==> flow/design.v (excerpt) <==
module USER_PRJ1 #( parameter pADDR_WIDTH   = 12,
                   parameter pDATA_WIDTH   = 32
                 )
(
  output wire                        awready,
  output wire                        arready,
  output wire                        wready,
  output wire                        rvalid,
  output wire  [(pDATA_WIDTH-1) : 0] rdata,
  input  wire                        awvalid,
  input  wire                [11: 0] awaddr,
  input  wire                        arvalid,
  input  wire                [11: 0] araddr,
  input  wire                        wvalid,
  input  wire  [(pDATA_WIDTH-1) : 0] wdata,
  input  wire                        rready,
  input  wire                        ss_tvalid,
  input  wire  [(pDATA_WIDTH-1) : 0] ss_tdata,
  input  wire                        sm_tready,
  output wire                        ss_tready,
  output wire                        sm_tvalid,
  output wire  [(pDATA_WIDTH-1) : 0] sm_tdata,
  input  wire                        axi_clk,
  input  wire                        axi_reset_n
);
Settings: LEC_CHECK=0, CAP_MARGIN=20, CELL_PAD_IN_SITES_DETAIL_PLACEMENT=0, CELL_PAD_IN_SITES_GLOBAL_PLACEMENT=0, CORE_MARGIN=2, CORE_UTILIZATION=72, CTS_CLUSTER_SIZE=42, GPL_ROUTABILITY_DRIVEN=0, MAX_ROUTING_LAYER=met5, MIN_ROUTING_LAYER=met1, PLACE_DENSITY=0.36, SETUP_SLACK_MARGIN=0.18, SLEW_MARGIN=20, TNS_END_PERCENT=10; clock period 4.8 ns.
run.sh (not shown) runs the stock make flow with config.mk's settings and CLKGATE_MAP_FILE=.
The baseline completed and failed the layout checks on setup timing.
Then changed:
Settings changed: CELL_PAD_IN_SITES_DETAIL_PLACEMENT 0 to unset, CELL_PAD_IN_SITES_GLOBAL_PLACEMENT 0 to unset, CTS_CLUSTER_SIZE 42 to unset, GPL_ROUTABILITY_DRIVEN 0 to unset, MAX_ROUTING_LAYER met5 to unset, MIN_ROUTING_LAYER met1 to unset, PLACE_DENSITY 0.36 to unset, SETUP_SLACK_MARGIN 0.18 to unset, TNS_END_PERCENT 10 to unset.
Clock period 4.8 ns to 6.84 ns, I/O delays scaled along.
Effect:
- The new run completed, yet does not pass: setup timing
- fmax stays flat
- final area fell slightly
- wire length fell by a few percent
- cell count fell slightly
- core utilization fell by 1.3 points
- hold slack improved by 110 ps
- global-route usage fell by 1.3 points
Then changed:
Settings changed: ABC_AREA set to 1, CTS_CLUSTER_SIZE set to 44, PLACE_DENSITY_LB_ADDON set to 0.2.
Clock period 6.84 ns to 4.86 ns, I/O delays scaled along.
=> The changed run produced a layout that fails on setup timing; die size went up by 5.1%; setup slack degrades by 1400 ps.
Then changed:
Settings changed: ABC_AREA 1 to unset, CORE_UTILIZATION 72 to 40, CTS_CLUSTER_SIZE 44 to unset, PLACE_DENSITY_LB_ADDON 0.2 to unset.
Clock period 4.86 ns to 8.59 ns, I/O delays scaled along.
=> Now the flow finished clean. Clock skew falls by 4.0 ps. Worst setup slack improved by 2200 ps. Cell area falls by 9.2%. Core utilization falls by 41 points. Die size rises by 70%. Wire length falls by 18%. Clock-buffer cell count falls by 7. Sequential share of layout area rises by 3.9 points. Final cell count falls by 16%. Worst hold slack improved by 70 ps.
Then changed:
Settings changed: ABC_AREA set to 1, CORE_UTILIZATION 40 to 72, CTS_CLUSTER_SIZE set to 90, PLACE_DENSITY_LB_ADDON set to 0.2.
Clock period 8.59 ns to 4.77 ns, I/O delays scaled along.
=> The changed run reached the layout checks and failed them: setup timing; wire length increases by about 30%; non-clock buffer count increases by 326; synthesized area increases by 5.2%; die area decreases by 41%; first-iteration DRC count increases to 3.0 times its value; worst setup slack is worse by 2700 ps; clock skew increases by 19 ps.
Then changed:
Settings changed: CAP_MARGIN 20 to 0, CORE_ASPECT_RATIO set to 0.72, CTS_CLUSTER_DIAMETER set to 373, CTS_CLUSTER_SIZE 90 to 10, HOLD_SLACK_MARGIN set to 0.26, PLACE_DENSITY set to 0.4, PLACE_DENSITY_LB_ADDON 0.2 to unset, TNS_END_PERCENT set to 5.
What happened:
- The new run produced a layout that fails on setup timing
- via count came out lower by 5.9%
- final cell count is lower by 0.63%
- sequential share of layout area went up by 0.91 points


USER_PRJ1 again, from the RTL that the note above started with.
make LEC_CHECK=0 CAP_MARGIN=20 CORE_MARGIN=2 CORE_UTILIZATION=65 CTS_CLUSTER_DIAMETER=45 HOLD_SLACK_MARGIN=-0.09 MAX_ROUTING_LAYER=met4 SETUP_SLACK_MARGIN=2.82 SLEW_MARGIN=20 TNS_END_PERCENT=5 finish   # period 10.2 ns
Next try:
- CORE_UTILIZATION: 65 -> 31
- CTS_CLUSTER_DIAMETER: 45 -> default
- HOLD_SLACK_MARGIN: -0.09 -> default
- MAX_ROUTING_LAYER: met4 -> default
- SETUP_SLACK_MARGIN: 2.82 -> default
- TNS_END_PERCENT: 5 -> default
- clock period: 10.2 -> 8.59 ns (I/O delays scaled with it)
- wire length falls slightly
- final area rises slightly
- die size rises by well over a third
Next try:
- CORE_UTILIZATION: 31 -> 72
- PLACE_DENSITY: default -> 0.4
- clock period: 8.59 -> 5.61 ns (I/O delays scaled with it)
Now the flow completed, yet does not pass: setup timing.
Die area decreases by well over a third.
Cell count came out lower by about a fifth.
Routed wire length rose by a few percent.
Area after synthesis stays the same.
Via count rose by roughly a tenth.
Maximum frequency rose by about a fifth.
Next try:
- CORE_UTILIZATION: 72 -> 40
- PLACE_DENSITY: 0.4 -> default
- clock period: 5.61 -> 9.0 ns (I/O delays scaled with it)
What happened: The changed run went through all stages and came out clean. Final cell count rose by roughly a tenth. Maximum frequency fell by about a fifth. Synthesized cell count stays the same. Utilization fell by 40 points. Wire length fell by a few percent. Clock skew fell by 32 ps. Worst setup slack improved by 2000 ps.


Starting RTL as in the previous note.
clock: 5.99 ns
lec_check: 0
cap_margin: 5
core_aspect_ratio: 0.88
core_margin: 2
core_utilization: 72
cts_cluster_size: 41
max_routing_layer: met4
place_density: 0.66
setup_slack_margin: 1.07
slew_margin: 20
The first run produced a layout that fails on negative setup slack.
Next try:
==> flow/config.mk (replaced) <==
export PLATFORM = sky130hd
export DESIGN_NAME = USER_PRJ1
export DESIGN_NICKNAME = USER_PRJ1
export VERILOG_FILES = /design/flow/design.v
export SDC_FILE = /design/flow/constraint.sdc
export NUM_CORES = 4
export LEC_CHECK = 0
export ABC_AREA = 1
export CAP_MARGIN = 20
export CORE_MARGIN = 2
export CORE_UTILIZATION = 72
export PLACE_DENSITY = 0.4
export SLEW_MARGIN = 20
export TNS_END_PERCENT = 5
==> flow/constraint.sdc (replaced) <==
create_clock -name core_clock -period 4.77 [get_ports {axi_clk}]
set_input_delay 0.9540 -clock core_clock [delete_from_list [all_inputs] [get_ports {axi_clk}]]
set_output_delay 0.9540 -clock core_clock [all_outputs]
set_load 0.01 [all_outputs]
Effect:
- The new run produced a layout that fails on negative setup slack
- setup slack got worse by 840 ps
- via count increases by about a fifth
- global-route usage drops by 1.9 points
- maximum frequency is higher by a few percent
- final area climbs by a few percent
Next try:
--- a/flow/config.mk
+++ b/flow/config.mk
@@ -9,6 +9,5 @@
 export CAP_MARGIN = 20
 export CORE_MARGIN = 2
-export CORE_UTILIZATION = 72
-export PLACE_DENSITY = 0.4
+export CORE_UTILIZATION = 51
 export SLEW_MARGIN = 20
-export TNS_END_PERCENT = 5
+export TNS_END_PERCENT = 10
==> flow/constraint.sdc (replaced) <==
create_clock -name core_clock -period 5.78 [get_ports {axi_clk}]
set_input_delay 1.1560 -clock core_clock [delete_from_list [all_inputs] [get_ports {axi_clk}]]
set_output_delay 1.1560 -clock core_clock [all_outputs]
set_load 0.01 [all_outputs]
Outcome:
- The changed run finished with negative setup slack left
- synthesized area stays the same
- fmax rises by 2.0%
- utilization falls by 25 points
- critical path depth is unchanged
- sequential share of layout area falls by 0.45 points
- flip-flop count stays the same
Next try:
--- a/flow/config.mk
+++ b/flow/config.mk
@@ -6,8 +6,9 @@
 export NUM_CORES = 4
 export LEC_CHECK = 0
-export ABC_AREA = 1
 export CAP_MARGIN = 20
 export CORE_MARGIN = 2
-export CORE_UTILIZATION = 51
+export CORE_UTILIZATION = 72
+export CTS_CLUSTER_SIZE = 42
+export PLACE_DENSITY = 0.67
+export SETUP_SLACK_MARGIN = -0.16
 export SLEW_MARGIN = 20
-export TNS_END_PERCENT = 10
==> flow/constraint.sdc (replaced) <==
create_clock -name core_clock -period 6.4 [get_ports {axi_clk}]
set_input_delay 1.2800 -clock core_clock [delete_from_list [all_inputs] [get_ports {axi_clk}]]
set_output_delay 1.2800 -clock core_clock [all_outputs]
set_load 0.01 [all_outputs]
The new run ran to the end with violations: negative setup slack.
Utilization rises by 24 points.
Worst hold slack improves by 43 ps.
Worst setup slack improved by 60 ps.
Wire length came out lower by 8.7%.
Final cell count decreases by about 28%.
Non-clock buffer count is lower by 52.
Count of clock-buffer cells in the layout came out lower by 11.
Global-route usage grows by 9.6 points.
Register-to-register slack gains 60 ps.
Next try:
--- a/flow/config.mk
+++ b/flow/config.mk
@@ -6,9 +6,9 @@
 export NUM_CORES = 4
 export LEC_CHECK = 0
-export CAP_MARGIN = 20
+export CAP_MARGIN = 5
 export CORE_MARGIN = 2
 export CORE_UTILIZATION = 72
 export CTS_CLUSTER_SIZE = 42
-export PLACE_DENSITY = 0.67
-export SETUP_SLACK_MARGIN = -0.16
+export PLACE_DENSITY = 0.65
+export SETUP_SLACK_MARGIN = 1.14
 export SLEW_MARGIN = 20
==> flow/constraint.sdc (replaced) <==
create_clock -name core_clock -period 6.44 [get_ports {axi_clk}]
set_input_delay 1.2880 -clock core_clock [delete_from_list [all_inputs] [get_ports {axi_clk}]]
set_output_delay 1.2880 -clock core_clock [all_outputs]
set_load 0.01 [all_outputs]
After rerunning: The changed run finished with negative setup slack left. Cell area increases slightly.
